## job 101
==> flow/design.v (excerpt) <==
module buck_v1_0 #(
  parameter model_data_width = 25,
  parameter model_decimal_width = 16
)(
  input aclk, 
  input resetn, 
  input clock_enable,
  input pwm, 
  input signed [model_data_width-1:0] input_voltage,
  input signed [model_data_width-1:0] period_inductor,
  input signed [model_data_width-1:0] period_capacitor,
  input signed [model_data_width-1:0] inverse_resistor,
  output reg signed [model_data_width-1:0] inductor_current,
  output signed [model_data_width-1:0] capacitor_current,
  output signed [model_data_width-1:0] output_current,
  output reg signed [model_data_width-1:0] output_voltage  
);
  wire signed [model_data_width-1:0] voltage_diff;  
  wire signed [(model_data_width*2)-1:0] voltage_diff_intl_2width;  
  wire signed [model_data_width-1:0] voltage_diff_intl;  
  wire signed [(model_data_width*2)-1:0] capacitor_current_intc_2width;  
  wire signed [model_data_width-1:0] capacitor_current_intc;  
  wire signed [(model_data_width*2)-1:0] output_current_2width;  
  assign voltage_diff = pwm? input_voltage - output_voltage: -output_voltage;
  assign voltage_diff_intl_2width = voltage_diff * period_inductor;
  assign voltage_diff_intl = voltage_diff_intl_2width >>> model_decimal_width;
  always @(posedge aclk)
    if (!resetn)
      inductor_current <= 0;
    else 
      if (clock_enable)
        inductor_current <= inductor_current + voltage_diff_intl;
  ...
export LEC_CHECK = 0
export ABC_AREA = 1
export CAP_MARGIN = 20
export CORE_MARGIN = 2
export CORE_UTILIZATION = 71
export CTS_CLUSTER_DIAMETER = 271
export CTS_CLUSTER_SIZE = 36
export HOLD_SLACK_MARGIN = 0.29
export MAX_ROUTING_LAYER = met4
export PLACE_DENSITY_LB_ADDON = 0.11
export SETUP_SLACK_MARGIN = -0.69
export SLEW_MARGIN = 20
create_clock -name core_clock -period 14.3 [get_ports {aclk}]
run.sh (not shown) runs the stock make flow with config.mk's settings and CLKGATE_MAP_FILE=.
Job 101 -> stages 100% | layout checks FAIL | negative setup slack
--- input diff job 101..job 102 ---
- CTS_CLUSTER_SIZE: 36 -> 34
- SETUP_SLACK_MARGIN: -0.69 -> -1.14
- ABC_AREA: 1 -> 0
- CTS_CLUSTER_DIAMETER: 271 -> 274
- PLACE_DENSITY_LB_ADDON: 0.11 -> unset
- the clock period (ns, I/O delays scaled along): 14.3 -> 14.1
### Flow results
output_voltage[21] as the critical path capture point was reported by job 101, and output_voltage[24] by job 102.
Looking only at worst-case hold slack, and setting everything else aside, the lower value of job 102 and job 101 goes to job 102.
Job 102 against job 101; area of the core region is down by a few percent.
Core occupancy in the finished layout, job 102 and job 101: smaller value in job 102
Summary — cell count along the critical path, job 102 relative to job 101: higher, by about 2.8%.
When the final numbers for job 102 and job 101 were put side by side, the mean instance size in the synthesized netlist turned out to be smaller in job 101.
Job 102 ran in full, but the layout does not pass; the checks complain about negative setup slack.
In job 102, the combined global-route utilization of all metal layers came out 11 points below the value in job 101.
Job 102 — peak per-stage delay on the critical path 0.06 ns lower, job 101 as reference
Re slew at the pin closest to its max-slew limit: job 102 and job 101 aren't equal, and the higher value belongs to job 102.
Share of the synthesized netlist area taken by xor and xnor gates: job 102 vs job 101 up 1.1 points
Going from job 101 to job 102, tally of unique sky130hd cells used after synthesis grew by more than a quarter.
### job 102 -> job 103
- CTS_CLUSTER_SIZE no longer set, was 34
- GPL_ROUTABILITY_DRIVEN now 0, previously not set
- SETUP_SLACK_MARGIN no longer set, was -1.14
- ABC_AREA no longer set, was 0
- HOLD_SLACK_MARGIN no longer set, was 0.29
- CTS_CLUSTER_DIAMETER no longer set, was 274
- CORE_UTILIZATION now 40, was 71
- the clock period (ns, I/O delays scaled along) now 28.0, was 14.1
Results
Job 103 completed end to end with timing, DRC and antenna clean. Between job 102 and job 103, hold slack is higher for job 102, job 103 comes in under that. Taking job 102 as the reference point, the die outline height of job 103 rises by 100 µm. The share of the clock period used by the worst path in job 103 was lower than what job 102 gave. Wire length ended up about 6.4% higher on job 103 than on job 102. In job 103 the detailed-route vias per instance turned out about 9% lower than in job 102. Changes observed in job 103 relative to job 102: detailed placement HPWL dropped 3200 µm, design area now smaller. Reported for job 102 and job 103, post-synthesis simple-gate area fraction turned out identical to the last digit. In the flow results for job 102 and job 103, the number of cells on the worst reg-to-reg path is smaller on job 102. From job 102 to job 103, cell count after synthesis did not move at all. For job 102, the critical path startpoint was inverse_resistor[1], unlike job 103, where it was inverse_resistor[3].
The following lists how job 104 was set up differently from job 103:
- MAX_ROUTING_LAYER removed (was met4)
- GPL_ROUTABILITY_DRIVEN removed (was 0)
- the clock period (ns, I/O delays scaled along) changed from 28.0 to 25.4
- Tapcell count came out exactly the same in job 104 and job 103.
- Comparing job 104 with job 103, the total cell area at the placement stage came out essentially unchanged.
- In job 104 the worst-case setup slack after placement turned out 1.57 ns lower than in job 103.
- Ratio of final minimum period to clock period: job 104 and job 103 compared, higher one is job 104


buck_v1_0 again, from the RTL that the note above started with.
clock: 14.1 ns
lec_check: 0
abc_area: 0
cap_margin: 15
core_margin: 2
core_utilization: 72
cts_cluster_diameter: 299
hold_slack_margin: 0.29
max_routing_layer: met4
setup_slack_margin: -1.36
slew_margin: 20
The baseline reached the layout checks and failed them: negative setup slack.
Then changed:
ABC_AREA = not set   (was 0)
CAP_MARGIN = 20   (was 15)
CORE_UTILIZATION = 11   (was 72)
CTS_CLUSTER_DIAMETER = not set   (was 299)
HOLD_SLACK_MARGIN = not set   (was 0.29)
MAX_ROUTING_LAYER = not set   (was met4)
SETUP_SLACK_MARGIN = not set   (was -1.36)
clock period = 42.3 ns   (was 14.1 ns; I/O delays follow)
This time the run completed with no timing, DRC or antenna violations.
Design area rose by 3.2%.
Synthesized cell count stays the same.
Setup slack gains 19 ns.
Wire length rose by 23%.
Cell count rose by 66%.
Non-clock buffer count fell by 617.
Via count fell by 6.8%.
Utilization fell by 70 points.


== v54 ==
buck_v1_0 again, from the RTL that the note above started with.
make LEC_CHECK=0 ABC_AREA=0 CAP_MARGIN=0 CELL_PAD_IN_SITES_GLOBAL_PLACEMENT=0 CORE_MARGIN=2 CORE_UTILIZATION=71 CTS_CLUSTER_SIZE=45 GPL_ROUTABILITY_DRIVEN=1 MAX_ROUTING_LAYER=met4 MIN_ROUTING_LAYER=met1 PLACE_DENSITY=0.6 SLEW_MARGIN=20 TNS_END_PERCENT=95 finish   # period 14.2 ns
v54: complete, dirty (negative setup slack)
Input changes introduced in v59 (baseline for comparison: v54):
Settings: ABC_AREA: 0 -> 1; CORE_UTILIZATION: 71 -> 72; PLACE_DENSITY: 0.6 -> unset; CTS_CLUSTER_SIZE: 45 -> 16; PLACE_DENSITY_LB_ADDON: unset -> 0.08; SETUP_SLACK_MARGIN: unset -> -0.63; CTS_CLUSTER_DIAMETER: unset -> 183; MAX_ROUTING_LAYER: met4 -> unset; the clock period (ns, I/O delays scaled along): 14.2 -> 10.5.
--- outcome ---
Comparing post-cts sizing count for v54 and v59, the smaller number came from v54.
The flow ran to completion for all of v54 and v59 but v59, which stopped partway.
Every stage of v54 finished as expected; the final checks, on the other hand, flagged negative setup slack, which means the layout fails.
Against v54, v59 comes in 15% higher on number of nets at floorplan.
Against v54, die size in v59 rose by a few percent.
What v39 does differently from v59 at the input level:
Settings: clearing PLACE_DENSITY_LB_ADDON, which used to be 0.08; clearing GPL_ROUTABILITY_DRIVEN, which used to be 1; clearing CTS_CLUSTER_SIZE, which used to be 16; clearing ABC_AREA, which used to be 1; clearing SETUP_SLACK_MARGIN, which used to be -0.63; putting MAX_ROUTING_LAYER at met4 where nothing was set; clearing MIN_ROUTING_LAYER, which used to be met1; swapping 183 for 155 in CTS_CLUSTER_DIAMETER; clearing TNS_END_PERCENT, which used to be 95; swapping 0 for 15 in CAP_MARGIN; clearing CELL_PAD_IN_SITES_GLOBAL_PLACEMENT, which used to be 0; swapping 10.5 for 14.1 in the clock period (ns, I/O delays scaled along).
==> comparison <==
In v39 the implementation completed, yet the final layout does not meet the checks, the culprit being negative setup slack.
v59 -> v39: synthesized flop and latch total flat
Compared with v59, cell row count in v39 decreased slightly.
The lower synthesized cell count came out of v39.
Row floorplan-stage core utilization: v39 lower / v59 higher
Yosys synthesis chip area in v39 is about 4% lower than in v59
### v39 -> v37
Settings: CTS_CLUSTER_DIAMETER changed from 155 to 299; SETUP_SLACK_MARGIN newly set to 3.66; HOLD_SLACK_MARGIN newly set to 0.29; ABC_AREA newly set to 0.
==> results <==
- The amount of wire on met2 after detailed routing in v37 sits 5000 um above the value recorded for v39.
- From v39 to v37 the numbers moved as follows: hold slack fell 0.0040 ns, critical path depth fell 1.
- Between v37 and v39, the total setup violations reported at the end of the flow is higher for v37.
- Ran to the end and failed final checks on negative setup slack: v37.
- Diff v37 and v39: shortest clock period the worst path allows after layout lower in v39
- Going from v39 to v37, final max-slew violation count comparable, weighted congestion at the end of routability-driven global placement now larger, worst setup slack now smaller.
- Post-placement cell count for v37: about 0.8% down relative to v39
Edits applied to the flow inputs when going from v37 to v30:
Settings: CTS_CLUSTER_DIAMETER no longer set, was 299; CORE_UTILIZATION now 40, was 72; HOLD_SLACK_MARGIN no longer set, was 0.29; MAX_ROUTING_LAYER no longer set, was met4; SETUP_SLACK_MARGIN no longer set, was 3.66; ABC_AREA no longer set, was 0; CAP_MARGIN now 20, was 15; the clock period (ns, I/O delays scaled along) now 28.0, was 14.1.
## What came out
v30: flow completed, timing, DRC and antenna clean
Count of plain and timing-repair buffers in the layout | v30 below v37
From v37 to v30 the numbers moved as follows: multi-input logic portion of the cell area rose 4.8 points; global-route wire length before repair -0.34%.
v30 — sequential share of layout area 0.16 points higher, v37 as reference
v30: total wire length is 7.3% lower than what v37 reported.
Against v37, v30 comes in 0.0055 ns lower on clock skew.
Relative to v37, the worst setup slack after layout of v30 is higher by 8.92 ns.
Met2 layer wire length in the routed design (lower): v30
v30 vs v37 — area used by multi-input combinational logic dropped by a few percent
